==> flow/design.v <==
module convolve #(parameter KERNEL_SIZE = 9,
                  parameter DATA_WIDTH  = 8,
                  parameter KDATA_WIDTH = 8,
                  parameter ACTIVATION  = "RELU")
(
   input  logic                   clk,
   input  logic                   rst,
   input  logic                   en_convolve,
   input  logic [0:KERNEL_SIZE-1] [DATA_WIDTH-1:0] image,
   input  logic [0:KERNEL_SIZE-1][KDATA_WIDTH-1:0] kernel,  
   output logic  [DATA_WIDTH-1:0] feature_map,
   output logic                   feature_out
);
function [DATA_WIDTH-1:0] activation;
   input [DATA_WIDTH+KDATA_WIDTH+$clog2(KERNEL_SIZE)-1:0] weighted_inputs;
   begin
      case(ACTIVATION)
         "RELU": begin
            if (weighted_inputs[DATA_WIDTH+KDATA_WIDTH+$clog2(KERNEL_SIZE)-1]) activation = 0;  
            else activation = weighted_inputs[DATA_WIDTH+KDATA_WIDTH-2-1:KDATA_WIDTH-2];      
         end
         "SIGNUM": begin
            if (weighted_inputs[DATA_WIDTH+KDATA_WIDTH+$clog2(KERNEL_SIZE)-1]) activation = 0;  
            else activation = {DATA_WIDTH{1'b1}};
         end
         default: activation = 'h0;
      endcase
   end
endfunction
function [KDATA_WIDTH-1:0] twos_compl;
   input [KDATA_WIDTH-1:0] kernel;
   twos_compl = (~kernel) + 1;
endfunction
logic en_convolve_q;
logic [0:KERNEL_SIZE-1][DATA_WIDTH+KDATA_WIDTH-1:0] feat_mult_c;
logic [0:KERNEL_SIZE-1][DATA_WIDTH+KDATA_WIDTH-1:0] feat_mult_q;
logic [DATA_WIDTH+KDATA_WIDTH+$clog2(KERNEL_SIZE)-1:0] feature_map_c;
logic [0:KERNEL_SIZE-1][KDATA_WIDTH-1:0] kernel_abs;
always_comb begin
   for (int i=0;i<KERNEL_SIZE; i=i+1) begin
      kernel_abs[i] = kernel[i][KDATA_WIDTH-1] ? twos_compl(kernel[i]) : kernel[i];  
   end
end
always_comb begin
   feat_mult_c = 'h0;
   for (int i=0; i<KERNEL_SIZE; i=i+1) begin
      feat_mult_c[i][DATA_WIDTH+KDATA_WIDTH-1]     = kernel[i][KDATA_WIDTH-1];                 
      feat_mult_c[i][DATA_WIDTH+KDATA_WIDTH-2:0]   = image[i]*kernel_abs[i][KDATA_WIDTH-2:0];  
   end
end
always_comb begin
   feature_map_c = 'h0;
   for (int i=0; i<KERNEL_SIZE; i=i+1) begin
      feature_map_c = feat_mult_q[i][DATA_WIDTH+KDATA_WIDTH-1] ? feature_map_c - feat_mult_q[i][DATA_WIDTH+KDATA_WIDTH-2:0]:  
                                                                 feature_map_c + feat_mult_q[i][DATA_WIDTH+KDATA_WIDTH-2:0];   
   end
end
always_ff@(posedge clk) begin
   en_convolve_q <= en_convolve;
end
always_ff@(posedge clk, negedge rst) begin
   if (~rst) begin
      feat_mult_q <= 'h0;
      feature_map <= 'h0;
      feature_out <= 1'b0;
   end
   else begin
      if (en_convolve) begin
         feat_mult_q <= feat_mult_c;
      end
      if (en_convolve_q) begin
         feature_map <= activation(feature_map_c);  
         feature_out <= 1'b1;
      end else begin
         feature_map <= 'h0;
         feature_out <= 1'b0;
      end
   end
end
endmodule
module conv_layer # (parameter KERNEL_SIZE = 3,
                     parameter IMGCOL      = 8,
                     parameter IMGROW      = 8,
                     parameter DATA_WIDTH  = 8,
                     parameter KDATA_WIDTH = 8,
                     parameter ACTIVATION  = "RELU")
(
   input  logic                   clk,
   input  logic                   rst,
   input  logic [0:IMGROW-1][0:IMGCOL-1][DATA_WIDTH-1:0]  image,
   input  logic [0:KERNEL_SIZE-1][0:KERNEL_SIZE-1][KDATA_WIDTH-1:0] kernel,   
   output logic [0:IMGROW-KERNEL_SIZE][0:IMGCOL-KERNEL_SIZE][DATA_WIDTH-1:0]  conv_out,
   output logic                   layer_done_out
);
localparam PAD_SIZE = (KERNEL_SIZE-1)/2;
logic [0:KERNEL_SIZE*KERNEL_SIZE-1][DATA_WIDTH-1:0]  img_window;
logic [0:KERNEL_SIZE*KERNEL_SIZE-1][KDATA_WIDTH-1:0] ker_window;
logic [$clog2(IMGCOL)-1:0] col;
logic [$clog2(IMGROW+1)-1:0] row;
logic [$clog2(IMGCOL-KERNEL_SIZE):0] out_col;
logic [$clog2(IMGROW-KERNEL_SIZE):0] out_row;
logic en_convolve, layer_conv_done, feature_out;
logic [DATA_WIDTH-1:0]  activated_feature;
always_ff@(posedge clk or negedge rst) begin
   if (~rst) begin
      row <= 'h0;
      col <= 'h0;
      layer_conv_done <= 1'b0;
   end
   else begin
      if (row == IMGROW) begin
         row <= 'h0;
         col <= 'h0;
         layer_conv_done <= 1'b1;
      end else if (col==IMGCOL-1) begin
         row <= row+'h1;
         col <= 'h0;
      end else begin
         col <= col+'h1;
         layer_conv_done <= 1'b0;
      end
   end
end
assign layer_done_out = layer_conv_done;
always_comb begin
   for (int i=0; i<KERNEL_SIZE; i=i+1) begin  
      for (int j=0; j<KERNEL_SIZE; j=j+1) begin   
         ker_window[i*KERNEL_SIZE+j] = kernel[i][j];
      end
   end
end
always_ff@(posedge clk or negedge rst) begin
   if (~rst) begin
      img_window  <= 'h0;
      en_convolve <= 1'b0;
   end else begin
      if (row>PAD_SIZE-1 && row<IMGROW-PAD_SIZE &&   
          col>PAD_SIZE-1 && col<IMGCOL-PAD_SIZE)    
      begin
         en_convolve <= 1'b1;
         for (int i=0; i<KERNEL_SIZE; i=i+1) begin  
            for (int j=0; j<KERNEL_SIZE; j=j+1) begin   
               img_window[i*KERNEL_SIZE+j] <= image[row-PAD_SIZE+i][col-PAD_SIZE+j];
            end
         end
      end else begin
         en_convolve <= 1'b0;
         img_window  <= 'h0;
      end
   end
end
convolve #(
   .KERNEL_SIZE (KERNEL_SIZE*KERNEL_SIZE),
   .DATA_WIDTH  (DATA_WIDTH),
   .KDATA_WIDTH (KDATA_WIDTH),
   .ACTIVATION  (ACTIVATION)
) u_convolve (
   .clk          (clk),
   .rst          (rst),
   .en_convolve  (en_convolve),
   .image        (img_window),
   .kernel       (ker_window),
   .feature_map  (activated_feature),
   .feature_out  (feature_out)
);
always_ff@(posedge clk or negedge rst) begin
   if (~rst) begin
      out_row <= 'h0;
      out_col <= 'h0;
   end
   else if (feature_out || layer_conv_done) begin
      if (out_row == IMGROW-KERNEL_SIZE+1 || layer_conv_done) begin
         out_row <= 'h0;
         out_col <= 'h0;
      end else if (out_col==IMGCOL-KERNEL_SIZE) begin
         out_row <= out_row+'h1;
         out_col <= 'h0;
      end else begin
         out_col <= out_col+'h1;
      end
   end
end
always_ff@(posedge clk or negedge rst) begin
   if (~rst) begin
      conv_out <= 'h0;
   end else if (out_row <= IMGROW-KERNEL_SIZE && out_col <= IMGCOL-KERNEL_SIZE) begin
      conv_out[out_row][out_col] <= activated_feature;
   end
end
endmodule
module conv_top (
   input  logic         clk,
   input  logic         rst,
   input  logic [511:0] image,
   input  logic [71:0]  kernel,
   output logic [287:0] conv_out,
   output logic         layer_done_out
);
logic [0:7][0:7][7:0] image_a;
logic [0:2][0:2][7:0] kernel_a;
logic [0:5][0:5][7:0] conv_out_a;
always_comb begin
   for (int r=0; r<8; r++)
      for (int c=0; c<8; c++)
         image_a[r][c] = image[(r*8+c)*8 +: 8];
   for (int i=0; i<3; i++)
      for (int j=0; j<3; j++)
         kernel_a[i][j] = kernel[(i*3+j)*8 +: 8];
   for (int r=0; r<6; r++)
      for (int c=0; c<6; c++)
         conv_out[(r*6+c)*8 +: 8] = conv_out_a[r][c];
end
conv_layer #(
   .KERNEL_SIZE (3),
   .IMGCOL      (8),
   .IMGROW      (8),
   .DATA_WIDTH  (8),
   .KDATA_WIDTH (8),
   .ACTIVATION  ("RELU")
) u_conv_layer (
   .clk            (clk),
   .rst            (rst),
   .image          (image_a),
   .kernel         (kernel_a),
   .conv_out       (conv_out_a),
   .layer_done_out (layer_done_out)
);
endmodule
==> flow/run.sh <==
#!/bin/bash
# the make line also repeats each setting of config.mk as NAME=value (left out here)
make -C /OpenROAD-flow-scripts/flow DESIGN_CONFIG=/design/flow/config.mk WORK_HOME=/design/flow/orfs CLKGATE_MAP_FILE= finish
==> flow/config.mk <==
export PLATFORM = sky130hd
export DESIGN_NAME = conv_top
export DESIGN_NICKNAME = conv_top
export VERILOG_FILES = /design/flow/design.v
export SDC_FILE = /design/flow/constraint.sdc
export NUM_CORES = 4
export LEC_CHECK = 0
export CAP_MARGIN = 20
export CORE_MARGIN = 2
export CORE_UTILIZATION = 58
export CTS_CLUSTER_SIZE = 37
export HOLD_SLACK_MARGIN = 0.3
export SETUP_SLACK_MARGIN = 0.33
export SLEW_MARGIN = 35
==> flow/constraint.sdc <==
create_clock -name core_clock -period 5.81 [get_ports {clk}]
set_input_delay 1.1620 -clock core_clock [delete_from_list [all_inputs] [get_ports {clk}]]
set_output_delay 1.1620 -clock core_clock [all_outputs]
set_load 0.01 [all_outputs]
==> out/results.txt, run 1 <==
Outcome = failed layout checks
SO Faults = negative setup slack
Yosys chip area = 61,000 um2
DIE AREA = 108,000 um2
Post-DP HPWL = 192,000 um
AND-OR/OR-AND Cells, Area Fraction = 0.0952
CP Max Fanout = 8
Final Max Tran Viols = 0
Cell row count = 118
Yosys cell types = 78
Fp_density = 0.587
Pre-CTS setup slack = -3940 ps
Crit Path Category = register to register
Comb area leader = multiplexers
Routability cong. = 1.09
CTS tree = built
Final worst-path cycle share = 1.68
Critical path depth = 52
Cell at the slowest stage of the critical path = dfrtp_1
Die width = 328 um
Non-Filler Instances = 9,344
WL final = 258,000 um
Syn Inst Count = 6,222
Ys cells = 6,222
CP top delay family = AND-OR/OR-AND gates
WP buf/inv = 2
Critical path required time = 6420 ps
Post-synth EDFFs = 0
I/O Buffers = 874
GR Overflow Total = 0
RSZ-0062 raised after global routing = true
Vias = 59,700
Max stage delay on crit path = 400 ps
Yosys reg bits = 531
Clock Pin Slew Worst Setup and Hold Paths = 70 ps
CP endpoint kind = register
Cells after DPL = 9,072
Final hold vios = 0
Area share, top type = 0.217
Worst hold stages = 1
Top cells by area = dfrtp_1 22%, mux4_2 11%, ha_1 11%
Actual slew at the worst max-slew pin = 1090 ps
Worst reg2reg path startpoint = u_conv_layer.u_convolve.feat_mult_q[112]
CTS H-tree depth = 2
Area grow syn2layout = 37.2%
End of the worst register-to-register path = u_conv_layer.u_convolve.feature_map[1]
MUX share of area = 0.243
Clock buffer depth = 3
Root Driver = clkbuf_16
Post-synth top area cell = dfrtp_1
Drt wl/cell = 27.6 um
Drt initial violations = 6,603
Vias in the first global route = 60,000
Area of the core = 104,000 um2
Post-Syn Area = 61,000 um2
Sink Count = 531
FFs w/ async S/R, synth = 0.998
Syn_nets = 7,618
Initial antenna violation count = 48
Via-to-Cell Ratio = 6.39
Most frequent cell after synthesis = nand2_1
Period minus WS final = 9770 ps
Crit path to = u_conv_layer.u_convolve.feature_map[1]
Synth Seq Share = 0.218
Synth Flop Type = dfrtp_1
HP Start = u_conv_layer.out_row[3]
Adder Share, Synth = 0.201
# Max-Cap Violations = 0
Residual DRC = 0
Post-Syn Area per Cell = 9.81 um2
Total tool warning count = 87
Hold Crit Class = register to register
Worst-Skew Late Latency = 710 ps
Nets@finish = 9,275
Ports = 875
Critical Path Most Common Cell = ha_1
First-pass GRT wire length = 370,000 um
CTS Hold Bufs = 0
Pin count of the biggest net entering global routing = 138
CTS Buf Count = 57
Simple share = 0.129
Final WS setup = -3960 ps
Chip Height = 328 um
Final core utilization = 0.806
XOR-XNOR Cells, Area Fraction = 0.0670
Setup crit start kind = register
Clock skew = 91.5 ps
GRT Total Usage = 0.455
First-pass detailed-route iteration total = 6
Max Freq = 0.102 GHz
Worst Path Arrival = 10,370 ps
Commonest cells post-synth = 705 x nand2_1, 530 x dfrtp_1, 529 x ha_1
CP Launch Point = u_conv_layer.u_convolve.feat_mult_q[112]
Final setup violating endpoints = 296
Hold endpoint = u_conv_layer.out_row[3]
Worst slew margin = 0.272
R2R setup slack = -3960 ps
Routed Antenna Nets = 0
R2R cell count = 52
Syn. warnings = 3
## layer usage
metal,vias to the layer above,global-route usage,part of all wire
met2,3900,0.710,0.45
met5,-,0,0.00028
met1,29400,0.555,0.35
met3,1146,0.152,0.13
li1,25300,-,-
met4,12,0.250,0.076
## final cells by class
type | count | area [um2]
Timing Repair Buffer | 1866 | 16700
Fill cell | 6249 | 20200
Inverter | 499 | 1900
Clock inverter | 31 | 473
Clock buffer | 77 | 1650
Antenna cell | 36 | 90.1
Sequential cell | 531 | 13300
Tap cell | 1380 | 1730
Multi-Input combinational cell | 4924 | 47900
## per-stage QoR
step | instance area [um2] | setup TNS, ps | hold slack, ps
4_1_cts | 82200 | -68480 | 489
2_1_floorplan | 62700 | -40140 | 331
5_1_grt | 83700 | -151750 | 517
3_3_place_gp | 78700 | -84150 | 477
6_report | 83800 | -111860 | 498
3_5_place_dp | 78700 | -96440 | 483
## timing repair
| action | 4_1_cts | 5_1_grt |
|---|---|---|
| endpoints found under the setup margin | 337 | 350 |
| gates resized | 190 | 305 |
| pin swaps | 182 | 223 |
| cloned | 3 | 0 |
| buffers inserted | 76 | 49 |
==> run 2, diff against run 1 <==
CORE_UTILIZATION = 65   (was 58)
CTS_CLUSTER_SIZE = 46   (was 37)
HOLD_SLACK_MARGIN = unset   (was 0.3)
MAX_ROUTING_LAYER = met4   (was unset)
PLACE_DENSITY = 0.6   (was unset)
SETUP_SLACK_MARGIN = 2.56   (was 0.33)
SLEW_MARGIN = 20   (was 35)
clock period = 8.97 ns   (was 5.81 ns; I/O delays follow)
==> run 2 against run 1 <==
Effect of this change: the run now fails in global routing; synthesized cell count unchanged; die area decreased by 11%; synthesized area unchanged.
==> out/results.txt, run 2 <==
Syn. warnings = 3 (unchanged)
XOR-XNOR Cells, Area Fraction = 0.0670 (unchanged)
Error = [ERROR GRT-0116] Global routing finished with congestion. Check the congestion regions in the DRC Viewer.
Chip Height = 310 um (was 328 um)
Failing step = global routing
Die width = 310 um (was 328 um)
MUX share of area = 0.243 (unchanged)
Commonest cells post-synth = 705 x nand2_1, 530 x dfrtp_1, 529 x ha_1 (unchanged)
Sink Count = 531 (unchanged)
Syn_nets = 7,618 (unchanged)
Ys cells = 6,222 (unchanged)
Post-DP HPWL = 203,000 um (was 192,000 um)
Adder Share, Synth = 0.201 (unchanged)
Yosys cell types = 78 (unchanged)
Ports = 875 (unchanged)
Syn Inst Count = 6,222 (unchanged)
Most frequent cell after synthesis = nand2_1 (unchanged)
GRT Total Usage = 0.750
Synth Seq Share = 0.218 (unchanged)
I/O Buffers = 874 (unchanged)
Fp_density = 0.655 (was 0.587)
Synth Flop Type = dfrtp_1 (unchanged)
Post-synth EDFFs = 0 (unchanged)
Top cells by area = dfrtp_1 22%, mux4_2 11%, ha_1 11% (unchanged)
Outcome = stopped before the end (was failed layout checks)
Post-Syn Area = 61,000 um2 (unchanged)
CTS Buf Count = 56 (was 57)
Cell row count = 112 (was 118)
Routability cong. = 1.10 (was 1.09)
Clock buffer depth = 3 (unchanged)
DIE AREA = 96,400 um2 (was 108,000 um2)
Yosys reg bits = 531 (unchanged)
Post-synth top area cell = dfrtp_1 (unchanged)
GR Overflow Total = 51
Cells after DPL = 8,399 (was 9,072)
AND-OR/OR-AND Cells, Area Fraction = 0.0952 (unchanged)
Root Driver = clkbuf_16 (unchanged)
Area share, top type = 0.217 (unchanged)
CTS H-tree depth = 2 (unchanged)
Yosys chip area = 61,000 um2 (unchanged)
Area of the core = 93,200 um2 (was 104,000 um2)
Post-Syn Area per Cell = 9.81 um2 (unchanged)
FFs w/ async S/R, synth = 0.998 (unchanged)
Comb area leader = multiplexers (unchanged)
Simple share = 0.129 (unchanged)
-- run 2: per-stage QoR --
step | worst slack, ps | instance area (um2)
after detailed placement | -1100 | 73100
after floorplan | -123 | 61300
after CTS | -811 | 77600
after global placement | -716 | 73100
-- run 2: what timing repair did --
item	4_1_cts
gates resized	428
hold endpoints to repair	0
gates cloned	0
endpoints found under the setup margin	363
pin swaps	162
hold buffers	0
setup buffers	101
-- run 2: metal layers --
metal / track usage / GRT overflow
met1: 0.748 / 1
met2: 0.886 / 8
met3: 0.627 / 25
met4: 0.659 / 17
met5: - / -
==> run 3, diff against run 2 <==
CORE_UTILIZATION = 52   (was 65)
CTS_CLUSTER_SIZE = 100   (was 46)
MAX_ROUTING_LAYER = unset   (was met4)
SETUP_SLACK_MARGIN = unset   (was 2.56)
clock period = 8.23 ns   (was 8.97 ns; I/O delays follow)
==> run 3 against run 2 <==
Effect of this change: the layout now fails its checks (negative setup slack); die area up 25%; synthesized cell count unchanged; synthesized area unchanged.
==> out/results.txt, run 3 <==
Outcome = failed layout checks (was stopped before the end)
SO Faults = negative setup slack
Residual DRC = 0
R2R setup slack = -1520 ps
Syn Inst Count = 6,222 (unchanged)
Area share, top type = 0.217 (unchanged)
Max Freq = 0.103 GHz
Vias = 54,000
WL final = 237,000 um
Post-Syn Area = 61,000 um2 (unchanged)
Pin count of the biggest net entering global routing = 157
Cell row count = 125 (was 112)
R2R cell count = 53
Cells after DPL = 8,791 (was 8,399)
Post-DP HPWL = 194,000 um (was 203,000 um)
Yosys cell types = 78 (unchanged)
Final hold vios = 0
Vias in the first global route = 53,900
CP Launch Point = u_conv_layer.u_convolve.feat_mult_q[113]
Final setup violating endpoints = 8
Ys cells = 6,222 (unchanged)
Post-synth EDFFs = 0 (unchanged)
Critical path depth = 53
Routability cong. = 1.04 (was 1.10)
I/O Buffers = 874 (unchanged)
Syn. warnings = 3 (unchanged)
Worst Path Arrival = 10,270 ps
Fp_density = 0.524 (was 0.655)
Hold endpoint = u_conv_layer.out_col[3]
Ports = 875 (unchanged)
FFs w/ async S/R, synth = 0.998 (unchanged)
Non-Filler Instances = 8,966
End of the worst register-to-register path = u_conv_layer.u_convolve.feature_map[5]
Worst-Skew Late Latency = 700 ps
Die width = 347 um (was 310 um)
Hold WS = 493 ps
Crit path to = u_conv_layer.u_convolve.feature_map[5]
# Max-Cap Violations = 0
Worst hold stages = 1
First-pass detailed-route iteration total = 7
Clock buffer depth = 3 (unchanged)
Worst slew margin = 0.231
Yosys chip area = 61,000 um2 (unchanged)
CP endpoint kind = register
Final Max Tran Viols = 0
Top cells by area = dfrtp_1 22%, mux4_2 11%, ha_1 11% (unchanged)
Root Driver = clkbuf_16 (unchanged)
CTS Hold Bufs = 0 (unchanged)
Drt initial violations = 4,957
RSZ-0062 raised after global routing = true
Initial antenna violation count = 40
Yosys reg bits = 531 (unchanged)
GR Overflow Total = 0
Total tool warning count = 61
Routed Antenna Nets = 0
Hold Crit Class = register to register
Crit Path Category = register to register
GRT Total Usage = 0.390
MUX share of area = 0.243 (unchanged)
Drt wl/cell = 26.4 um
Clock Pin Slew Worst Setup and Hold Paths = 70 ps
Most frequent cell after synthesis = nand2_1 (unchanged)
Period minus WS final = 9750 ps
Nets@finish = 8,766
Synth Flop Type = dfrtp_1 (unchanged)
Critical path required time = 8740 ps
Sink Count = 531 (unchanged)
Commonest cells post-synth = 705 x nand2_1, 530 x dfrtp_1, 529 x ha_1 (unchanged)
Final core utilization = 0.666
CTS tree = built
Post-Syn Area per Cell = 9.81 um2 (unchanged)
Adder Share, Synth = 0.201 (unchanged)
CP top delay family = adder cells
Via-to-Cell Ratio = 6.03
WP buf/inv = 6
XOR-XNOR Cells, Area Fraction = 0.0670 (unchanged)
Synth Seq Share = 0.218 (unchanged)
Critical Path Most Common Cell = ha_1
CTS Buf Count = 59 (was 56)
Final WS setup = -1520 ps
Fill cells = 9,433
AND-OR/OR-AND Cells, Area Fraction = 0.0952 (unchanged)
Chip Height = 347 um (was 310 um)
First-pass GRT wire length = 350,000 um
Syn_nets = 7,618 (unchanged)
DIE AREA = 120,000 um2 (was 96,400 um2)
Fin Setup TNS = -11,860 ps
Actual slew at the worst max-slew pin = 1120 ps
Post-synth top area cell = dfrtp_1 (unchanged)
Final worst-path cycle share = 1.19
CTS H-tree depth = 2 (unchanged)
Comb area leader = multiplexers (unchanged)
CP Max Fanout = 8
HP Start = u_conv_layer.out_col[3]
Area of the core = 116,000 um2 (was 93,200 um2)
Simple share = 0.129 (unchanged)
Setup crit start kind = register
Area grow syn2layout = 27.1%
Max stage delay on crit path = 400 ps
Worst reg2reg path startpoint = u_conv_layer.u_convolve.feat_mult_q[113]
Cell at the slowest stage of the critical path = dfrtp_1
Clock skew = 65.7 ps
## run 3: metal layers
layer,track usage,up-vias,wire [um]
met5,0,-,39
met4,0.170,6,12500
met3,0.0982,484,21800
met2,0.621,2283,108000
met1,0.502,27100,94300
li1,-,24200,-
## run 3: cell type report
| cell class | count | area (um2) | area share |
|---|---|---|---|
| clock buffers | 76 | 1640 | 0.0212 |
| well taps | 1524 | 1910 | 0.0246 |
| multi-input cells | 4924 | 45800 | 0.591 |
| flip-flops and latches | 531 | 13300 | 0.171 |
| repair buffers | 1355 | 12500 | 0.161 |
| clock inverters | 30 | 485 | 0.00626 |
| diodes | 27 | 67.6 | 0.000871 |
| inverters | 499 | 1880 | 0.0242 |
## run 3: stage by stage
| stage | instance area (um2) | setup slack, ps |
|---|---|---|
| after CTS | 77000 | -1450 |
| after detailed placement | 74300 | -1730 |
| final | 77500 | -1520 |
| after global placement | 74300 | -1510 |
| after floorplan | 61100 | -863 |
| after global routing | 77500 | -2060 |
## run 3: what timing repair did
item / 4_1_cts / 5_1_grt
endpoints found under the setup margin: 8 / 8
resized: 88 / 74
pin swaps: 68 / 75
setup buffers: 28 / 16
==> run 4, diff against run 3 <==
CELL_PAD_IN_SITES_DETAIL_PLACEMENT = 0   (was unset)
CORE_ASPECT_RATIO = 0.63   (was unset)
CORE_UTILIZATION = 66   (was 52)
CTS_CLUSTER_SIZE = 59   (was 100)
GPL_ROUTABILITY_DRIVEN = 1   (was unset)
MAX_ROUTING_LAYER = met5   (was unset)
PLACE_DENSITY = unset   (was 0.6)
SETUP_SLACK_MARGIN = 1.1   (was unset)
TNS_END_PERCENT = 85   (was unset)
clock period = 5.84 ns   (was 8.23 ns; I/O delays follow)
==> run 4 against run 3 <==
Effect of this change: the run now fails in global routing; die area shrank 21%; synthesized cell count unchanged; synthesized area did not move.
==> out/results.txt, run 4 <==
Synth Seq Share = 0.218 (unchanged)
Adder Share, Synth = 0.201 (unchanged)
Fp_density = 0.666 (was 0.524)
Comb area leader = multiplexers (unchanged)
MUX share of area = 0.243 (unchanged)
Top cells by area = dfrtp_1 22%, mux4_2 11%, ha_1 11% (unchanged)
FFs w/ async S/R, synth = 0.998 (unchanged)
Root Driver = clkbuf_16 (unchanged)
Post-DP HPWL = 203,000 um (was 194,000 um)
Synth Flop Type = dfrtp_1 (unchanged)
Yosys chip area = 61,000 um2 (unchanged)
GRT Total Usage = 0.759
Pre-CTS setup slack = -4060 ps (was -1730 ps)
CTS H-tree depth = 2 (unchanged)
DIE AREA = 95,000 um2 (was 120,000 um2)
Area of the core = 91,600 um2 (was 116,000 um2)
I/O Buffers = 874 (unchanged)
Simple share = 0.129 (unchanged)
Post-Syn Area = 61,000 um2 (unchanged)
Yosys cell types = 78 (unchanged)
Cell row count = 88 (was 125)
Syn. warnings = 3 (unchanged)
CTS Hold Bufs = 0 (unchanged)
XOR-XNOR Cells, Area Fraction = 0.0670 (unchanged)
Post-synth EDFFs = 0 (unchanged)
Post-synth top area cell = dfrtp_1 (unchanged)
Syn Inst Count = 6,222 (unchanged)
Sink Count = 531 (unchanged)
Commonest cells post-synth = 705 x nand2_1, 530 x dfrtp_1, 529 x ha_1 (unchanged)
Error = [ERROR GRT-0116] Global routing finished with congestion. Check the congestion regions in the DRC Viewer.
AND-OR/OR-AND Cells, Area Fraction = 0.0952 (unchanged)
Ports = 875 (unchanged)
Area share, top type = 0.217 (unchanged)
Failing step = global routing
GR Overflow Total = 26
Clock buffer depth = 3 (unchanged)
Routability cong. = 1.16 (was 1.04)
Most frequent cell after synthesis = nand2_1 (unchanged)
Die width = 387 um (was 347 um)
Chip Height = 245 um (was 347 um)
Outcome = stopped before the end (was failed layout checks)
Yosys reg bits = 531 (unchanged)
Syn_nets = 7,618 (unchanged)
Ys cells = 6,222 (unchanged)
CTS Buf Count = 51 (was 59)
Post-Syn Area per Cell = 9.81 um2 (unchanged)
-- run 4: routing by layer --
layer | GRT usage | GRT overflow
met2 | 0.914 | 9
met5 | 0.418 | 2
met3 | 0.647 | 5
met1 | 0.770 | 2
met4 | 0.662 | 8
-- run 4: what timing repair did --
item | 4_1_cts
setup endpoints to repair | 397
gates resized | 465
buffers inserted | 89
pin swaps | 244
-- run 4: per-stage QoR --
stage / std cells / hold WS [ps] / cell area [um2] / util
CTS: 9073 / 509 / 82700 / 0.903
detailed placement: 8888 / 479 / 78700 / 0.859
global placement: 8888 / 473 / 78700 / 0.859
floorplan: 6222 / 331 / 63100 / -
==> run 5, diff against run 4 <==
CELL_PAD_IN_SITES_DETAIL_PLACEMENT = unset   (was 0)
CELL_PAD_IN_SITES_GLOBAL_PLACEMENT = 0   (was unset)
CORE_ASPECT_RATIO = 1.34   (was 0.63)
CORE_UTILIZATION = 70   (was 66)
CTS_CLUSTER_SIZE = unset   (was 59)
GPL_ROUTABILITY_DRIVEN = unset   (was 1)
MAX_ROUTING_LAYER = unset   (was met5)
PLACE_DENSITY = 0.51   (was unset)
SETUP_SLACK_MARGIN = 3.44   (was 1.1)
SLEW_MARGIN = 25   (was 20)
TNS_END_PERCENT = 30   (was 85)
clock period = 11.5 ns   (was 5.84 ns; I/O delays follow)
==> run 5 against run 4 <==
Effect of this change: the flow again stops in global routing; synthesized cell count unchanged; die area shrank 5.7%; synthesized area stayed put.
==> out/results.txt, run 5 <==
Outcome = stopped before the end (unchanged)
Failing step = global routing (unchanged)
Error = [ERROR GRT-0116] Global routing finished with congestion. Check the congestion regions in the DRC Viewer. (unchanged)
Ys cells = 6,222 (unchanged)
GR Overflow Total = 34
Post-Syn Area per Cell = 9.81 um2 (unchanged)
Post-synth EDFFs = 0 (unchanged)
Root Driver = clkbuf_16 (unchanged)
Ports = 875 (unchanged)
Area of the core = 86,500 um2 (was 91,600 um2)
XOR-XNOR Cells, Area Fraction = 0.0670 (unchanged)
Synth Seq Share = 0.218 (unchanged)
Die width = 259 um (was 387 um)
Commonest cells post-synth = 705 x nand2_1, 530 x dfrtp_1, 529 x ha_1 (unchanged)
Adder Share, Synth = 0.201 (unchanged)
MUX share of area = 0.243 (unchanged)
AND-OR/OR-AND Cells, Area Fraction = 0.0952 (unchanged)
Fp_density = 0.706 (was 0.666)
Sink Count = 531 (unchanged)
Area share, top type = 0.217 (unchanged)
Syn Inst Count = 6,222 (unchanged)
Post-DP HPWL = 197,000 um (was 203,000 um)
Clock buffer depth = 3 (unchanged)
Syn_nets = 7,618 (unchanged)
I/O Buffers = 874 (unchanged)
Routability cong. = 1.10 (was 1.16)
Syn. warnings = 3 (unchanged)
CTS H-tree depth = 2 (unchanged)
CTS Buf Count = 54 (was 51)
FFs w/ async S/R, synth = 0.998 (unchanged)
CTS Hold Bufs = 0 (unchanged)
Top cells by area = dfrtp_1 22%, mux4_2 11%, ha_1 11% (unchanged)
Yosys cell types = 78 (unchanged)
Yosys reg bits = 531 (unchanged)
Most frequent cell after synthesis = nand2_1 (unchanged)
Chip Height = 346 um (was 245 um)
DIE AREA = 89,600 um2 (was 95,000 um2)
Post-Syn Area = 61,000 um2 (unchanged)
Simple share = 0.129 (unchanged)
Synth Flop Type = dfrtp_1 (unchanged)
Post-synth top area cell = dfrtp_1 (unchanged)
Post-DP Area = 70,900 um2 (was 78,700 um2)
GRT Total Usage = 0.687
Comb area leader = multiplexers (unchanged)
Cell row count = 125 (was 88)
Yosys chip area = 61,000 um2 (unchanged)
run 5: timing repair:
item | 4_1_cts
pin swaps | 66
resized | 83
setup buffers | 47
hold endpoints to repair | 0
endpoints found under the setup margin | 147
run 5: layer usage:
layer,GRT overflow,global-route usage
met5,0,0.149
met4,16,0.635
met3,5,0.523
met2,13,0.880
met1,0,0.692
run 5: metrics by stage:
stage               instances  setup WS, ps
floorplan                6222          2410
global placement         8026          1610
detailed placement       8026          1350
CTS                      8174          1510
==> run 6, diff against run 5 <==
CELL_PAD_IN_SITES_GLOBAL_PLACEMENT = unset   (was 0)
CORE_ASPECT_RATIO = unset   (was 1.34)
CORE_UTILIZATION = 72   (was 70)
PLACE_DENSITY = unset   (was 0.51)
PLACE_DENSITY_LB_ADDON = 0.0   (was unset)
SETUP_SLACK_MARGIN = unset   (was 3.44)
SLEW_MARGIN = 20   (was 25)
TNS_END_PERCENT = unset   (was 30)
clock period = 8.92 ns   (was 11.5 ns; I/O delays follow)
==> run 6 against run 5 <==
Effect of this change: the run again fails in global routing; synthesized cell count did not move; die area down 2.8%; synthesized area unchanged.
==> out/results.txt, run 6 <==
Cell row count = 106 (was 125)
Commonest cells post-synth = 705 x nand2_1, 530 x dfrtp_1, 529 x ha_1 (unchanged)
Cells after DPL = 8,252 (was 8,026)
Pre-CTS setup slack = -1250 ps (was 1350 ps)
Simple share = 0.129 (unchanged)
CTS Hold Bufs = 0 (unchanged)
Ports = 875 (unchanged)
Error = [ERROR GRT-0116] Global routing finished with congestion. Check the congestion regions in the DRC Viewer. (unchanged)
Yosys reg bits = 531 (unchanged)
MUX share of area = 0.243 (unchanged)
GRT Total Usage = 0.742
Post-Syn Area = 61,000 um2 (unchanged)
Failing step = global routing (unchanged)
Post-DP HPWL = 201,000 um (was 197,000 um)
Comb area leader = multiplexers (unchanged)
Clock buffer depth = 3 (unchanged)
Syn. warnings = 3 (unchanged)
Top cells by area = dfrtp_1 22%, mux4_2 11%, ha_1 11% (unchanged)
Sink Count = 531 (unchanged)
Chip Height = 295 um (was 346 um)
Routability cong. = 1.12 (was 1.10)
Die width = 295 um (was 259 um)
Yosys cell types = 78 (unchanged)
Ys cells = 6,222 (unchanged)
Synth Seq Share = 0.218 (unchanged)
Outcome = stopped before the end (unchanged)
CTS Buf Count = 55 (was 54)
Syn Inst Count = 6,222 (unchanged)
Area share, top type = 0.217 (unchanged)
FFs w/ async S/R, synth = 0.998 (unchanged)
Post-synth top area cell = dfrtp_1 (unchanged)
DIE AREA = 87,100 um2 (was 89,600 um2)
Root Driver = clkbuf_16 (unchanged)
Post-synth EDFFs = 0 (unchanged)
Most frequent cell after synthesis = nand2_1 (unchanged)
GR Overflow Total = 11
Adder Share, Synth = 0.201 (unchanged)
Yosys chip area = 61,000 um2 (unchanged)
XOR-XNOR Cells, Area Fraction = 0.0670 (unchanged)
Fp_density = 0.728 (was 0.706)
I/O Buffers = 874 (unchanged)
Syn_nets = 7,618 (unchanged)
AND-OR/OR-AND Cells, Area Fraction = 0.0952 (unchanged)
Area of the core = 83,800 um2 (was 86,500 um2)
CTS H-tree depth = 2 (unchanged)
Synth Flop Type = dfrtp_1 (unchanged)
Post-DP Area = 72,600 um2 (was 70,900 um2)
Post-Syn Area per Cell = 9.81 um2 (unchanged)
-- run 6: per-layer routing --
layer / overflow / track usage
met5: 0 / 0.308
met4: 4 / 0.699
met3: 3 / 0.620
met2: 4 / 0.905
met1: 0 / 0.738
-- run 6: what timing repair did --
item | 4_1_cts
gates resized | 36
buffers inserted | 18
pin swaps | 44
setup endpoints to repair | 8
-- run 6: stage by stage --
stage	setup TNS [ps]
global placement	-4600
CTS	-8900
detailed placement	-9570
floorplan	-1390
==> run 7, diff against run 6 <==
CELL_PAD_IN_SITES_DETAIL_PLACEMENT = 0   (was unset)
CORE_ASPECT_RATIO = 0.63   (was unset)
CORE_UTILIZATION = 50   (was 72)
CTS_CLUSTER_SIZE = 59   (was unset)
GPL_ROUTABILITY_DRIVEN = 0   (was unset)
MAX_ROUTING_LAYER = met5   (was unset)
PLACE_DENSITY_LB_ADDON = 0.05   (was 0.0)
SETUP_SLACK_MARGIN = 1.1   (was unset)
TNS_END_PERCENT = 85   (was unset)
clock period = 5.84 ns   (was 8.92 ns; I/O delays follow)
==> run 7 against run 6 <==
Effect of this change: the layout now fails its checks (negative setup slack); die area up 43%; synthesized cell count unchanged; synthesized area did not move.
==> out/results.txt, run 7 <==
Most frequent cell after synthesis = nand2_1 (unchanged)
Post-DP Area = 79,400 um2 (was 72,600 um2)
Die width = 444 um (was 295 um)
CTS Buf Count = 55 (unchanged)
Cell at the slowest stage of the critical path = dfrtp_1
Final WS setup = -4150 ps
Syn. warnings = 3 (unchanged)
Worst reg2reg path startpoint = u_conv_layer.u_convolve.feat_mult_q[113]
Residual DRC = 0
Total tool warning count = 77
GRT Total Usage = 0.375
Hold Crit Class = input pin to async pin
Initial antenna violation count = 51
Worst-Skew Late Latency = 670 ps
Final hold vios = 0
WP buf/inv = 7
Final setup violating endpoints = 245
Cells after DPL = 9,298 (was 8,252)
Post-synth top area cell = dfrtp_1 (unchanged)
R2R setup slack = -4150 ps
First-pass detailed-route iteration total = 6
XOR-XNOR Cells, Area Fraction = 0.0670 (unchanged)
Drt initial violations = 5,970
DIE AREA = 125,000 um2 (was 87,100 um2)
Outcome = failed layout checks (was stopped before the end)
FFs w/ async S/R, synth = 0.998 (unchanged)
Crit path to = u_conv_layer.u_convolve.feature_map[0]
CP Launch Point = u_conv_layer.u_convolve.feat_mult_q[113]
Crit Path Category = register to register
Vias in the first global route = 54,900
Pre-CTS setup slack = -4210 ps (was -1250 ps)
CTS H-tree depth = 2 (unchanged)
Top cells by area = dfrtp_1 22%, mux4_2 11%, ha_1 11% (unchanged)
Post-DP HPWL = 196,000 um (was 201,000 um)
Post-Syn Area per Cell = 9.81 um2 (unchanged)
Comb area leader = multiplexers (unchanged)
Root Driver = clkbuf_16 (unchanged)
End of the worst register-to-register path = u_conv_layer.u_convolve.feature_map[0]
Critical Path Most Common Cell = ha_1
SO Faults = negative setup slack
Area of the core = 121,000 um2 (was 83,800 um2)
MUX share of area = 0.243 (unchanged)
Nets@finish = 9,281
Clock Pin Slew Worst Setup and Hold Paths = 70 ps
Synth Flop Type = dfrtp_1 (unchanged)
GR Overflow Total = 0
Final Max Tran Viols = 0
Final worst-path cycle share = 1.71
Yosys chip area = 61,000 um2 (unchanged)
Hold WS = 492 ps
AND-OR/OR-AND Cells, Area Fraction = 0.0952 (unchanged)
Max stage delay on crit path = 380 ps
Max Freq = 0.100 GHz
First-pass GRT wire length = 352,000 um
Pin count of the biggest net entering global routing = 180
Sink Count = 531 (unchanged)
Clock skew = 27.9 ps
I/O Buffers = 874 (unchanged)
Adder Share, Synth = 0.201 (unchanged)
Setup crit start kind = register
Non-Filler Instances = 9,555
Post-Syn Area = 61,000 um2 (unchanged)
Syn Inst Count = 6,222 (unchanged)
CP endpoint kind = register
Vias = 56,400
Ys cells = 6,222 (unchanged)
CP top delay family = AND-OR/OR-AND gates
R2R cell count = 53
# Max-Cap Violations = 0
Clock buffer depth = 3 (unchanged)
Yosys reg bits = 531 (unchanged)
WL final = 242,000 um
Commonest cells post-synth = 705 x nand2_1, 530 x dfrtp_1, 529 x ha_1 (unchanged)
Simple share = 0.129 (unchanged)
CTS tree = built
Period minus WS final = 9990 ps
Routed Antenna Nets = 0
Area grow syn2layout = 38.7%
Worst slew margin = 0.259
CP Max Fanout = 8
Ports = 875 (unchanged)
Critical path depth = 53
Drt wl/cell = 25.3 um
Cell row count = 101 (was 106)
Actual slew at the worst max-slew pin = 1080 ps
Syn_nets = 7,618 (unchanged)
Chip Height = 281 um (was 295 um)
Critical path required time = 6360 ps
Via-to-Cell Ratio = 5.90
Fp_density = 0.505 (was 0.728)
Post-synth EDFFs = 0 (unchanged)
CTS Hold Bufs = 0 (unchanged)
RSZ-0062 raised after global routing = true
Yosys cell types = 78 (unchanged)
Area share, top type = 0.217 (unchanged)
Post-route design area = 84,700 um2
Synth Seq Share = 0.218 (unchanged)
Worst Path Arrival = 10,500 ps
-- run 7: metal layers --
metal	wire length [um]	global-route usage
met1	103000	0.532
met3	30100	0.135
met5	122	0
met2	101000	0.530
met4	8470	0.119
-- run 7: repair_timing --
item,CTS,global route
pin swaps,79,361
gates resized,105,488
cloned,3,0
setup buffers,42,81
endpoints found under the setup margin,384,402
-- run 7: per-stage QoR --
| step | util | setup TNS [ps] |
|---|---|---|
| 2_1_floorplan | - | -36410 |
| 3_3_place_gp | 0.657 | -113830 |
| 3_5_place_dp | 0.657 | -139260 |
| 4_1_cts | 0.681 | -48350 |
| 5_1_grt | 0.701 | -126400 |
| 6_report | 0.701 | -73670 |
-- run 7: final cells by class --
type                            instances  area (um2)
Sequential cell                       531       13300
Fill cell                            9166       36100
Multi-Input combinational cell       4924       48600
Clock buffer                           74        1570
Antenna cell                           27        67.6
Timing Repair Buffer                 1874       16800
Inverter                              499        1940
Tap cell                             1596        2000
Clock inverter                         30         393
==> run 8, diff against run 7 <==
CAP_MARGIN = 5   (was 20)
CELL_PAD_IN_SITES_DETAIL_PLACEMENT = unset   (was 0)
CORE_ASPECT_RATIO = 0.5   (was 0.63)
CORE_UTILIZATION = 72   (was 50)
CTS_CLUSTER_DIAMETER = 363   (was unset)
CTS_CLUSTER_SIZE = 97   (was 59)
GPL_ROUTABILITY_DRIVEN = unset   (was 0)
HOLD_SLACK_MARGIN = 0.3   (was unset)
MAX_ROUTING_LAYER = unset   (was met5)
PLACE_DENSITY = 0.38   (was unset)
PLACE_DENSITY_LB_ADDON = unset   (was 0.05)
SETUP_SLACK_MARGIN = -0.52   (was 1.1)
TNS_END_PERCENT = 10   (was 85)
clock period = 5.31 ns   (was 5.84 ns; I/O delays follow)
==> run 8 against run 7 <==
Effect of this change: the flow now stops in global routing; die area shrank 30%; synthesized area is the same; synthesized cell count is the same.
==> out/results.txt, run 8 <==
Outcome = stopped before the end (was failed layout checks)
Failing step = global routing
Error = [ERROR GRT-0116] Global routing finished with congestion. Check the congestion regions in the DRC Viewer.
Syn. warnings = 3 (unchanged)
Sink Count = 531 (unchanged)
Ports = 875 (unchanged)
GR Overflow Total = 332
Root Driver = clkbuf_16 (unchanged)
Most frequent cell after synthesis = nand2_1 (unchanged)
Synth Flop Type = dfrtp_1 (unchanged)
Clock buffer depth = 3 (unchanged)
Die width = 416 um (was 444 um)
Post-Syn Area per Cell = 9.81 um2 (unchanged)
Area share, top type = 0.217 (unchanged)
CTS Buf Count = 9 (was 55)
XOR-XNOR Cells, Area Fraction = 0.0670 (unchanged)
Top cells by area = dfrtp_1 22%, mux4_2 11%, ha_1 11% (unchanged)
Post-synth EDFFs = 0 (unchanged)
I/O Buffers = 874 (unchanged)
DIE AREA = 87,200 um2 (was 125,000 um2)
GRT Total Usage = 0.853
Comb area leader = multiplexers (unchanged)
Yosys chip area = 61,000 um2 (unchanged)
AND-OR/OR-AND Cells, Area Fraction = 0.0952 (unchanged)
Simple share = 0.129 (unchanged)
Pre-CTS setup slack = -4870 ps (was -4210 ps)
Post-DP HPWL = 214,000 um (was 196,000 um)
Ys cells = 6,222 (unchanged)
FFs w/ async S/R, synth = 0.998 (unchanged)
Synth Seq Share = 0.218 (unchanged)
Area of the core = 83,900 um2 (was 121,000 um2)
Post-Syn Area = 61,000 um2 (unchanged)
Syn Inst Count = 6,222 (unchanged)
Cell row count = 75 (was 101)
Commonest cells post-synth = 705 x nand2_1, 530 x dfrtp_1, 529 x ha_1 (unchanged)
CTS H-tree depth = 1 (was 2)
Fp_density = 0.727 (was 0.505)
Routability cong. = 1.24
Yosys cell types = 78 (unchanged)
Chip Height = 210 um (was 281 um)
Post-DP Area = 77,900 um2 (was 79,400 um2)
Post-synth top area cell = dfrtp_1 (unchanged)
MUX share of area = 0.243 (unchanged)
Syn_nets = 7,618 (unchanged)
Adder Share, Synth = 0.201 (unchanged)
Yosys reg bits = 531 (unchanged)
-- run 8: repair_timing --
action / in CTS
gates resized: 89
setup buffers: 31
endpoints found under the hold margin: 22
setup endpoints to repair: 306
hold buffers: 1
pin swaps: 48
-- run 8: metrics by stage --
stage | utilization | std cells | hold slack [ps]
2_1_floorplan | - | 6222 | 331
3_3_place_gp | 0.929 | 8869 | 487
3_5_place_dp | 0.929 | 8869 | 492
4_1_cts | 0.938 | 8904 | 551
-- run 8: layer usage --
metal,track usage,GRT overflow
met2,0.961,109
met3,0.788,47
met5,0.665,9
met1,0.845,46
met4,0.789,121
==> run 9, diff against run 8 <==
CAP_MARGIN = 0   (was 5)
HOLD_SLACK_MARGIN = unset   (was 0.3)
SETUP_SLACK_MARGIN = unset   (was -0.52)
clock period = 5.39 ns   (was 5.31 ns; I/O delays follow)
==> run 9 against run 8 <==
Effect of this change: the flow again stops in global routing; die area unchanged; synthesized area did not move; synthesized cell count did not move.
==> out/results.txt, run 9 <==
Cell row count = 75 (unchanged)
Syn_nets = 7,618 (unchanged)
Die width = 416 um (unchanged)
Ports = 875 (unchanged)
Fp_density = 0.727 (unchanged)
AND-OR/OR-AND Cells, Area Fraction = 0.0952 (unchanged)
Error = [ERROR GRT-0116] Global routing finished with congestion. Check the congestion regions in the DRC Viewer. (unchanged)
MUX share of area = 0.243 (unchanged)
FFs w/ async S/R, synth = 0.998 (unchanged)
Post-synth top area cell = dfrtp_1 (unchanged)
I/O Buffers = 874 (unchanged)
Comb area leader = multiplexers (unchanged)
Chip Height = 210 um (unchanged)
GR Overflow Total = 1,072
Yosys chip area = 61,000 um2 (unchanged)
XOR-XNOR Cells, Area Fraction = 0.0670 (unchanged)
Post-DP Area = 78,000 um2 (was 77,900 um2)
Ys cells = 6,222 (unchanged)
Adder Share, Synth = 0.201 (unchanged)
Yosys cell types = 78 (unchanged)
Simple share = 0.129 (unchanged)
Commonest cells post-synth = 705 x nand2_1, 530 x dfrtp_1, 529 x ha_1 (unchanged)
Sink Count = 531 (unchanged)
Cells after DPL = 8,868 (was 8,869)
Outcome = stopped before the end (unchanged)
Area of the core = 83,900 um2 (unchanged)
Syn Inst Count = 6,222 (unchanged)
Routability cong. = 1.23 (was 1.24)
Pre-CTS setup slack = -4930 ps (was -4870 ps)
Clock buffer depth = 3 (unchanged)
CTS Buf Count = 9 (unchanged)
DIE AREA = 87,200 um2 (unchanged)
Post-Syn Area = 61,000 um2 (unchanged)
Failing step = global routing (unchanged)
GRT Total Usage = 0.914
Synth Seq Share = 0.218 (unchanged)
Syn. warnings = 3 (unchanged)
Top cells by area = dfrtp_1 22%, mux4_2 11%, ha_1 11% (unchanged)
CTS H-tree depth = 1 (unchanged)
Most frequent cell after synthesis = nand2_1 (unchanged)
Post-synth EDFFs = 0 (unchanged)
Yosys reg bits = 531 (unchanged)
Synth Flop Type = dfrtp_1 (unchanged)
Area share, top type = 0.217 (unchanged)
Post-Syn Area per Cell = 9.81 um2 (unchanged)
Post-DP HPWL = 213,000 um (was 214,000 um)
Root Driver = clkbuf_16 (unchanged)
## run 9: stage by stage
| stage | hold slack, ps | TNS, ps |
|---|---|---|
| after global placement | 478 | -248810 |
| after detailed placement | 491 | -358420 |
| after floorplan | 331 | -184160 |
| after CTS | 280 | -214320 |
## run 9: timing repair
item | in CTS
setup buffers | 38
cloned | 2
hold buffers | 0
endpoints found under the setup margin | 341
pin swaps | 104
gates resized | 213
## run 9: per-layer routing
layer / track usage / GRT overflow
met5: 0.721 / 13
met4: 0.912 / 322
met3: 0.855 / 148
met1: 0.897 / 108
met2: 1.00 / 481
==> run 10, diff against run 9 <==
CAP_MARGIN = 20   (was 0)
CORE_ASPECT_RATIO = 1.35   (was 0.5)
CORE_UTILIZATION = 71   (was 72)
CTS_CLUSTER_DIAMETER = 380   (was 363)
CTS_CLUSTER_SIZE = 42   (was 97)
HOLD_SLACK_MARGIN = -0.08   (was unset)
MAX_ROUTING_LAYER = met4   (was unset)
PLACE_DENSITY = unset   (was 0.38)
TNS_END_PERCENT = unset   (was 10)
clock period = 9.71 ns   (was 5.39 ns; I/O delays follow)
==> run 10 against run 9 <==
Effect of this change: the run again fails in global routing; die area rose by 1.3%; synthesized area did not move; synthesized cell count did not move.
==> out/results.txt, run 10 <==
Outcome = stopped before the end (unchanged)
Failing step = global routing (unchanged)
Error = [ERROR GRT-0116] Global routing finished with congestion. Check the congestion regions in the DRC Viewer. (unchanged)
CTS Buf Count = 16 (was 9)
Syn Inst Count = 6,222 (unchanged)
Die width = 256 um (was 416 um)
DIE AREA = 88,300 um2 (was 87,200 um2)
Post-synth top area cell = dfrtp_1 (unchanged)
AND-OR/OR-AND Cells, Area Fraction = 0.0952 (unchanged)
Ports = 875 (unchanged)
CTS H-tree depth = 1 (unchanged)
Post-synth EDFFs = 0 (unchanged)
Post-Syn Area per Cell = 9.81 um2 (unchanged)
Sink Count = 531 (unchanged)
Area of the core = 84,900 um2 (was 83,900 um2)
Root Driver = clkbuf_16 (unchanged)
Clock buffer depth = 3 (unchanged)
GR Overflow Total = 4
Cells after DPL = 8,210 (was 8,868)
Syn. warnings = 3 (unchanged)
GRT Total Usage = 0.650
Ys cells = 6,222 (unchanged)
Routability cong. = 1.16 (was 1.23)
Commonest cells post-synth = 705 x nand2_1, 530 x dfrtp_1, 529 x ha_1 (unchanged)
Yosys chip area = 61,000 um2 (unchanged)
Pre-CTS setup slack = -676 ps (was -4930 ps)
I/O Buffers = 874 (unchanged)
Adder Share, Synth = 0.201 (unchanged)
Yosys cell types = 78 (unchanged)
Chip Height = 345 um (was 210 um)
Fp_density = 0.719 (was 0.727)
Top cells by area = dfrtp_1 22%, mux4_2 11%, ha_1 11% (unchanged)
Comb area leader = multiplexers (unchanged)
Most frequent cell after synthesis = nand2_1 (unchanged)
XOR-XNOR Cells, Area Fraction = 0.0670 (unchanged)
Yosys reg bits = 531 (unchanged)
Post-Syn Area = 61,000 um2 (unchanged)
FFs w/ async S/R, synth = 0.998 (unchanged)
MUX share of area = 0.243 (unchanged)
Area share, top type = 0.217 (unchanged)
Post-DP HPWL = 205,000 um (was 213,000 um)
Simple share = 0.129 (unchanged)
Syn_nets = 7,618 (unchanged)
Cell row count = 124 (was 75)
Synth Flop Type = dfrtp_1 (unchanged)
Synth Seq Share = 0.218 (unchanged)
## run 10: per-layer routing
metal  GRT overflow  track usage
met1              0        0.614
met2              3        0.876
met3              1        0.416
met4              0        0.638
met5              -            -
## run 10: stage by stage
stage	instance area, um2	utilization	TNS, ps
after floorplan	61000	-	0
after global placement	72200	0.851	-1790
after CTS	73200	0.862	0
after detailed placement	72200	0.851	-5030
## run 10: timing repair
| item | CTS |
|---|---|
| gates resized | 99 |
| endpoints found under the hold margin | 0 |
| hold buffers | 0 |
| pin swaps | 69 |
| buffers inserted | 19 |
| setup endpoints to repair | 8 |
| gates cloned | 0 |
==> run 11, diff against run 10 <==
ABC_AREA = 1   (was unset)
CAP_MARGIN = 40   (was 20)
CELL_PAD_IN_SITES_DETAIL_PLACEMENT = 1   (was unset)
CELL_PAD_IN_SITES_GLOBAL_PLACEMENT = 2   (was unset)
CORE_ASPECT_RATIO = 0.86   (was 1.35)
CORE_MARGIN = 5   (was 2)
CORE_UTILIZATION = 46   (was 71)
CTS_CLUSTER_DIAMETER = 124   (was 380)
CTS_CLUSTER_SIZE = 59   (was 42)
GPL_ROUTABILITY_DRIVEN = 1   (was unset)
GPL_TIMING_DRIVEN = 0   (was unset)
HOLD_SLACK_MARGIN = unset   (was -0.08)
MAX_ROUTING_LAYER = met5   (was met4)
PLACE_DENSITY_LB_ADDON = 0.18   (was unset)
SLEW_MARGIN = 40   (was 20)
TNS_END_PERCENT = 80   (was unset)
clock period = 12.3 ns   (was 9.71 ns; I/O delays follow)
==> run 11 against run 10 <==
Effect of this change: the flow stops in global placement; synthesized cell count increased by 58%; synthesized area increased by 7.3%; die area increased by 70%.
==> out/results.txt, run 11 <==
Post-synth top area cell = dfrtp_1 (unchanged)
AND-OR/OR-AND Cells, Area Fraction = 0.177 (was 0.0952)
Post-synth EDFFs = 0 (unchanged)
Area of the core = 142,000 um2 (was 84,900 um2)
Post-Syn Area = 65,500 um2 (was 61,000 um2)
Cell row count = 128 (was 124)
Ys cells = 9,858 (was 6,222)
Yosys chip area = 65,500 um2 (was 61,000 um2)
Outcome = stopped before the end (unchanged)
Most frequent cell after synthesis = nand2_1 (unchanged)
Error = [ERROR FLW-0024] Place density exceeds 1.0 (current PLACE_DENSITY_LB_ADDON =  0.18). Please check if the value of  PLACE_DENSITY_LB_ADDON is between 0 and 0.99. (was [ERROR GRT-0116] Global routing finished with congestion. Check the congestion regions in the DRC Viewer.)
Area share, top type = 0.203 (was 0.217)
MUX share of area = 0.00902 (was 0.243)
Syn_nets = 11,300 (was 7,618)
Yosys cell types = 63 (was 78)
Post-Syn Area per Cell = 6.64 um2 (was 9.81 um2)
Ports = 875 (unchanged)
FFs w/ async S/R, synth = 0.998 (unchanged)
Yosys reg bits = 531 (unchanged)
Chip Height = 360 um (was 345 um)
Commonest cells post-synth = 2,581 x nand2_1, 1,496 x inv_1, 936 x o21ai_0 (was 705 x nand2_1, 530 x dfrtp_1, 529 x ha_1)
Syn Inst Count = 9,858 (was 6,222)
Top cells by area = dfrtp_1 20%, nand2_1 15%, ha_1 10% (was dfrtp_1 22%, mux4_2 11%, ha_1 11%)
Die width = 417 um (was 256 um)
Failing step = global placement (was global routing)
Simple share = 0.260 (was 0.129)
Synth Flop Type = dfrtp_1 (unchanged)
DIE AREA = 150,000 um2 (was 88,300 um2)
Syn. warnings = 3 (unchanged)
Comb area leader = simple AND/OR/NAND/NOR gates (was multiplexers)
Adder Share, Synth = 0.187 (was 0.201)
Synth Seq Share = 0.203 (was 0.218)
XOR-XNOR Cells, Area Fraction = 0.0495 (was 0.0670)
Fp_density = 0.462 (was 0.719)
==> run 12, diff against run 11 <==
ABC_AREA = unset   (was 1)
CAP_MARGIN = 20   (was 40)
CELL_PAD_IN_SITES_DETAIL_PLACEMENT = 0   (was 1)
CELL_PAD_IN_SITES_GLOBAL_PLACEMENT = unset   (was 2)
CORE_ASPECT_RATIO = 1.03   (was 0.86)
CORE_MARGIN = 2   (was 5)
CORE_UTILIZATION = 70   (was 46)
CTS_CLUSTER_DIAMETER = unset   (was 124)
GPL_TIMING_DRIVEN = unset   (was 0)
PLACE_DENSITY_LB_ADDON = unset   (was 0.18)
SLEW_MARGIN = 20   (was 40)
TNS_END_PERCENT = 100   (was 80)
clock period = 8.55 ns   (was 12.3 ns; I/O delays follow)
==> run 12 against run 11 <==
Effect of this change: the flow stops in global routing; synthesized area is 6.8% lower; die area shrank 40%; synthesized cell count fell by 37%.
==> out/results.txt, run 12 <==
Outcome = stopped before the end (unchanged)
Failing step = global routing (was global placement)
Error = [ERROR GRT-0232] Routing congestion too high. Check the congestion heatmap in the GUI. (was [ERROR FLW-0024] Place density exceeds 1.0 (current PLACE_DENSITY_LB_ADDON =  0.18). Please check if the value of  PLACE_DENSITY_LB_ADDON is between 0 and 0.99.)
Top cells by area = dfrtp_1 22%, mux4_2 11%, ha_1 11% (was dfrtp_1 20%, nand2_1 15%, ha_1 10%)
Ports = 875 (unchanged)
Ys cells = 6,222 (was 9,858)
GR Overflow Total = 149
Clock buffer depth = 3
Yosys reg bits = 531 (unchanged)
Comb area leader = multiplexers (was simple AND/OR/NAND/NOR gates)
Cells after DPL = 8,323
Chip Height = 304 um (was 360 um)
Post-Syn Area per Cell = 9.81 um2 (was 6.64 um2)
Die width = 295 um (was 417 um)
Fp_density = 0.709 (was 0.462)
MUX share of area = 0.243 (was 0.00902)
Commonest cells post-synth = 705 x nand2_1, 530 x dfrtp_1, 529 x ha_1 (was 2,581 x nand2_1, 1,496 x inv_1, 936 x o21ai_0)
DIE AREA = 89,600 um2 (was 150,000 um2)
Sink Count = 531
Syn. warnings = 3 (unchanged)
Adder Share, Synth = 0.201 (was 0.187)
Routability cong. = 1.17
Synth Flop Type = dfrtp_1 (unchanged)
Post-synth EDFFs = 0 (unchanged)
I/O Buffers = 874
FFs w/ async S/R, synth = 0.998 (unchanged)
Yosys cell types = 78 (was 63)
Syn_nets = 7,618 (was 11,300)
Synth Seq Share = 0.218 (was 0.203)
AND-OR/OR-AND Cells, Area Fraction = 0.0952 (was 0.177)
Root Driver = clkbuf_16
Cell row count = 109 (was 128)
Yosys chip area = 61,000 um2 (was 65,500 um2)
CTS Buf Count = 54
Syn Inst Count = 6,222 (was 9,858)
XOR-XNOR Cells, Area Fraction = 0.0670 (was 0.0495)
CTS H-tree depth = 2
Simple share = 0.129 (was 0.260)
Area of the core = 86,100 um2 (was 142,000 um2)
Post-synth top area cell = dfrtp_1 (unchanged)
Most frequent cell after synthesis = nand2_1 (unchanged)
Post-DP Area = 73,000 um2
CTS Hold Bufs = 0
GRT Total Usage = 0.730
Post-DP HPWL = 199,000 um
Area share, top type = 0.217 (was 0.203)
Post-Syn Area = 61,000 um2 (was 65,500 um2)
run 12: repair_timing:
item	in CTS
endpoints found under the setup margin	8
buffers inserted	53
endpoints found under the hold margin	0
gates resized	84
gates cloned	0
pin swaps	74
run 12: through the flow:
stage,setup slack [ps],hold WS [ps]
2_1_floorplan,-543,331
3_3_place_gp,-878,470
3_5_place_dp,-1330,482
4_1_cts,-1060,502
run 12: metal layers:
metal  GRT usage  overflow
met1       0.739         1
met2       0.894        73
met3       0.612         4
met4       0.660        71
met5       0.204         0
==> run 13, diff against run 12 <==
CELL_PAD_IN_SITES_DETAIL_PLACEMENT = unset   (was 0)
CORE_ASPECT_RATIO = unset   (was 1.03)
CORE_UTILIZATION = 58   (was 70)
CTS_CLUSTER_SIZE = 82   (was 59)
GPL_ROUTABILITY_DRIVEN = unset   (was 1)
MAX_ROUTING_LAYER = unset   (was met5)
SETUP_SLACK_MARGIN = 1.0   (was unset)
TNS_END_PERCENT = 5   (was 100)
clock period = 5.81 ns   (was 8.55 ns; I/O delays follow)
==> run 13 against run 12 <==
Effect of this change: the run again fails in global routing; die area is 20% higher; synthesized cell count stayed put; synthesized area stayed put.
==> out/results.txt, run 13 <==
DIE AREA = 108,000 um2 (was 89,600 um2)
CTS H-tree depth = 2 (unchanged)
Yosys reg bits = 531 (unchanged)
Yosys chip area = 61,000 um2 (unchanged)
Sink Count = 531 (unchanged)
Synth Seq Share = 0.218 (unchanged)
Clock buffer depth = 3 (unchanged)
Post-synth top area cell = dfrtp_1 (unchanged)
Ys cells = 6,222 (unchanged)
Chip Height = 328 um (was 304 um)
I/O Buffers = 874 (unchanged)
Simple share = 0.129 (unchanged)
Top cells by area = dfrtp_1 22%, mux4_2 11%, ha_1 11% (unchanged)
Yosys cell types = 78 (unchanged)
Area of the core = 104,000 um2 (was 86,100 um2)
CTS Buf Count = 57 (was 54)
Area share, top type = 0.217 (unchanged)
Root Driver = clkbuf_16 (unchanged)
Post-DP Area = 78,300 um2 (was 73,000 um2)
Comb area leader = multiplexers (unchanged)
CTS Hold Bufs = 0 (unchanged)
Post-Syn Area = 61,000 um2 (unchanged)
Syn. warnings = 3 (unchanged)
Failing step = global routing (unchanged)
MUX share of area = 0.243 (unchanged)
FFs w/ async S/R, synth = 0.998 (unchanged)
Ports = 875 (unchanged)
Post-synth EDFFs = 0 (unchanged)
Post-Syn Area per Cell = 9.81 um2 (unchanged)
Syn_nets = 7,618 (unchanged)
Outcome = stopped before the end (unchanged)
Pre-CTS setup slack = -4060 ps (was -1330 ps)
Synth Flop Type = dfrtp_1 (unchanged)
Die width = 328 um (was 295 um)
Syn Inst Count = 6,222 (unchanged)
Routability cong. = 1.08 (was 1.17)
Post-DP HPWL = 207,000 um (was 199,000 um)
XOR-XNOR Cells, Area Fraction = 0.0670 (unchanged)
Cell row count = 118 (was 109)
Fp_density = 0.587 (was 0.709)
Commonest cells post-synth = 705 x nand2_1, 530 x dfrtp_1, 529 x ha_1 (unchanged)
Adder Share, Synth = 0.201 (unchanged)
Most frequent cell after synthesis = nand2_1 (unchanged)
AND-OR/OR-AND Cells, Area Fraction = 0.0952 (unchanged)
## run 13: metrics by stage
step	setup TNS, ps	instances
2_1_floorplan	-48830	6222
3_3_place_gp	-101810	9118
3_5_place_dp	-193600	9118
4_1_cts	-103180	9260
## run 13: what timing repair did
| item | in CTS |
|---|---|
| gates cloned | 1 |
| hold endpoints to repair | 0 |
| setup buffers | 35 |
| setup endpoints to repair | 386 |
| gates resized | 359 |
| pin swaps | 178 |
==> run 14, diff against run 13 <==
CORE_UTILIZATION = 68   (was 58)
CTS_CLUSTER_DIAMETER = 357   (was unset)
CTS_CLUSTER_SIZE = 100   (was 82)
PLACE_DENSITY = 0.6   (was unset)
SETUP_SLACK_MARGIN = 1.8   (was 1.0)
TNS_END_PERCENT = 10   (was 5)
clock period = 6.02 ns   (was 5.81 ns; I/O delays follow)
==> run 14 against run 13 <==
Effect of this change: the run again fails in global routing; die area fell by 15%; synthesized cell count did not move; synthesized area did not move.
==> out/results.txt, run 14 <==
GRT Total Usage = 0.808
Adder Share, Synth = 0.201 (unchanged)
Cell row count = 109 (was 118)
Ports = 875 (unchanged)
Commonest cells post-synth = 705 x nand2_1, 530 x dfrtp_1, 529 x ha_1 (unchanged)
Post-DP HPWL = 199,000 um (was 207,000 um)
Syn_nets = 7,618 (unchanged)
CTS Hold Bufs = 0 (unchanged)
Outcome = stopped before the end (unchanged)
I/O Buffers = 874 (unchanged)
Synth Seq Share = 0.218 (unchanged)
Syn Inst Count = 6,222 (unchanged)
Yosys chip area = 61,000 um2 (unchanged)
GR Overflow Total = 488
FFs w/ async S/R, synth = 0.998 (unchanged)
Syn. warnings = 3 (unchanged)
CTS Buf Count = 9 (was 57)
Synth Flop Type = dfrtp_1 (unchanged)
Yosys cell types = 78 (unchanged)
Fp_density = 0.688 (was 0.587)
Post-Syn Area = 61,000 um2 (unchanged)
Top cells by area = dfrtp_1 22%, mux4_2 11%, ha_1 11% (unchanged)
Area share, top type = 0.217 (unchanged)
XOR-XNOR Cells, Area Fraction = 0.0670 (unchanged)
Post-synth EDFFs = 0 (unchanged)
CTS H-tree depth = 1 (was 2)
Post-synth top area cell = dfrtp_1 (unchanged)
Chip Height = 304 um (was 328 um)
Post-Syn Area per Cell = 9.81 um2 (unchanged)
Cells after DPL = 8,813 (was 9,118)
Clock buffer depth = 3 (unchanged)
Most frequent cell after synthesis = nand2_1 (unchanged)
Root Driver = clkbuf_16 (unchanged)
Comb area leader = multiplexers (unchanged)
DIE AREA = 92,200 um2 (was 108,000 um2)
Die width = 304 um (was 328 um)
Failing step = global routing (unchanged)
Error = [ERROR GRT-0232] Routing congestion too high. Check the congestion heatmap in the GUI.
AND-OR/OR-AND Cells, Area Fraction = 0.0952 (unchanged)
Ys cells = 6,222 (unchanged)
MUX share of area = 0.243 (unchanged)
Routability cong. = 1.19 (was 1.08)
Sink Count = 531 (unchanged)
Post-DP Area = 77,100 um2 (was 78,300 um2)
Area of the core = 88,600 um2 (was 104,000 um2)
Yosys reg bits = 531 (unchanged)
Simple share = 0.129 (unchanged)
[run 14: metal layers]
metal / GRT usage / GRT overflow
met1: 0.800 / 22
met2: 0.947 / 240
met3: 0.707 / 47
met4: 0.764 / 174
met5: 0.492 / 5
[run 14: repair_timing]
item	4_1_cts
cloned	2
endpoints found under the setup margin	426
pin swaps	152
buffers inserted	65
gates resized	305
[run 14: stage by stage]
stage	worst slack [ps]	hold WS, ps	utilization
CTS	-3610	471	0.893
detailed placement	-3870	493	0.869
floorplan	-3070	331	-
global placement	-3450	469	0.869
